== north ==
Design SimulatedDevice, start of the top module:
module SimulatedDevice(
    input[1:0] global_state,
    input sys_clk,
    input rx,
    output tx,
    input turn_left_signal,
    input turn_right_signal,
    input move_forward_signal,
    input move_backward_signal,
    input place_barrier_signal,
    input destroy_barrier_signal,
    input rst,
    input clutch,
    input throttle,
    input brake,
    input power_on,
    input power_off,
    output front_detector,
    output back_detector,
    output left_detector,
    output right_detector,
    output move_backward_light,
    output move_forward_light,
    output turn_left_light,
    output turn_right_light,
    output power_light,
    output reg [2:0] state_light,
    output reg [3:0] moving_light,
    output [7:0] seg1,
    output [7:0] seg2,
    output [7:0] an
    );
Settings: LEC_CHECK=0, ABC_AREA=1, CAP_MARGIN=0, CORE_MARGIN=2, CORE_UTILIZATION=72, CTS_CLUSTER_DIAMETER=233, CTS_CLUSTER_SIZE=48, PLACE_DENSITY=0.62, SETUP_SLACK_MARGIN=-1.06, SLEW_MARGIN=20; clock period 13.6 ns.
run.sh (not shown) runs the stock make flow with config.mk's settings and CLKGATE_MAP_FILE=.
north failed in global routing with ODB-0269.
Inputs modified between north and south:
--- a/flow/config.mk
+++ b/flow/config.mk
@@ -8,9 +8,7 @@
 export ABC_AREA = 1
-export CAP_MARGIN = 0
+export CAP_MARGIN = 20
 export CORE_MARGIN = 2
 export CORE_UTILIZATION = 72
-export CTS_CLUSTER_DIAMETER = 233
-export CTS_CLUSTER_SIZE = 48
-export PLACE_DENSITY = 0.62
-export SETUP_SLACK_MARGIN = -1.06
+export CTS_CLUSTER_DIAMETER = 373
+export CTS_CLUSTER_SIZE = 100
 export SLEW_MARGIN = 20
==> flow/constraint.sdc <==
create_clock -name core_clock -period 13.3 [get_ports {sys_clk}]
set_input_delay 2.6600 -clock core_clock [delete_from_list [all_inputs] [get_ports {sys_clk}]]
set_output_delay 2.6600 -clock core_clock [all_outputs]
set_load 0.01 [all_outputs]
==> comparison <==
- Status(south) = ERROR, stage = global routing
- Against north, setup slack after placement in south came out worse.
- Comparing south against north, there is no change at all in level count of the clock H-tree.
- Compared with north, in south post-synthesis compound-gate area fraction held, adder-cell share of the synthesized area held, TritonCTS sink count comparable, fraction of the yosys area taken by sequential cells level.
- Detailed placer's ending HPWL for south: 1.2% up relative to north
- Compared with north, south shows number of instances in the placed design that has gone up slightly.
- Of north and south, the higher final estimated routing congestion in global placement belongs to south.
- From north to south the numbers moved as follows: proportion of synthesized area in mux cells ~0 delta; TritonCTS buffer count -5.
Inputs modified between south and east:
--- a/flow/config.mk
+++ b/flow/config.mk
@@ -10,5 +10,4 @@
 export CORE_MARGIN = 2
-export CORE_UTILIZATION = 72
-export CTS_CLUSTER_DIAMETER = 373
-export CTS_CLUSTER_SIZE = 100
+export CORE_UTILIZATION = 65
+export SETUP_SLACK_MARGIN = -0.8
 export SLEW_MARGIN = 20
[summary]
Post-CTS setup repair buffer count for east is lower than for south.
Measured against each other, south and east differ in total of cells resized after clock tree synthesis, the lower figure coming from east.
Although east finished all stages, its layout failed final checks on setup timing.
south -> east: CTS sink count delta 0, exact match
east vs. south: chip area +about 10%; area figure in the yosys stat output ~0 delta.
Setup changes, east to west
--- a/flow/config.mk
+++ b/flow/config.mk
@@ -10,4 +10,3 @@
 export CORE_MARGIN = 2
-export CORE_UTILIZATION = 65
-export SETUP_SLACK_MARGIN = -0.8
+export CORE_UTILIZATION = 52
 export SLEW_MARGIN = 20
==> flow/constraint.sdc <==
create_clock -name core_clock -period 18.9 [get_ports {sys_clk}]
set_input_delay 3.7800 -clock core_clock [delete_from_list [all_inputs] [get_ports {sys_clk}]]
set_output_delay 3.7800 -clock core_clock [all_outputs]
set_load 0.01 [all_outputs]
Notes after the runs:
The flow did not stop early for west: all stages ran, and the layout cleared the timing, design-rule and antenna checks.
Although east finished all stages, its layout failed final checks on setup timing.
Summary of west over east: cell count moved down, number of well taps moved up, post-synthesis to final-layout area growth fell 18 points, post-layout period usage of the worst path now sits lower, design area decreased by about 14% relative to the old numbers.
Lower number of clock buffers in the layout among west and east: east
Compared with east, west shows a lower first-pass detailed-route iteration total.
Summary — register fraction of the total cell area, west relative to east: higher, by 3.7 points.
The inputs of middle differ from those of west as listed below.
--- a/flow/config.mk
+++ b/flow/config.mk
@@ -7,6 +7,5 @@
 export LEC_CHECK = 0
-export ABC_AREA = 1
 export CAP_MARGIN = 20
 export CORE_MARGIN = 2
-export CORE_UTILIZATION = 52
+export CORE_UTILIZATION = 41
 export SLEW_MARGIN = 20
==> flow/constraint.sdc <==
create_clock -name core_clock -period 23.9 [get_ports {sys_clk}]
set_input_delay 4.7800 -clock core_clock [delete_from_list [all_inputs] [get_ports {sys_clk}]]
set_output_delay 4.7800 -clock core_clock [all_outputs]
set_load 0.01 [all_outputs]
--- outcome ---
middle vs. west: signed area change from the synthesized netlist to the final layout went up by 0.21 points.
Summary — post-synthesis share of cell area spent on and, or, nand and nor gates, middle relative to west: lower, by 14 points.
Summary — global-route usage, middle relative to west: lower, by 3.5 points.
In middle, the wire length came out 12000 um above the value in west.
Count of clock-buffer cells in the layout, west and middle: smaller value in middle
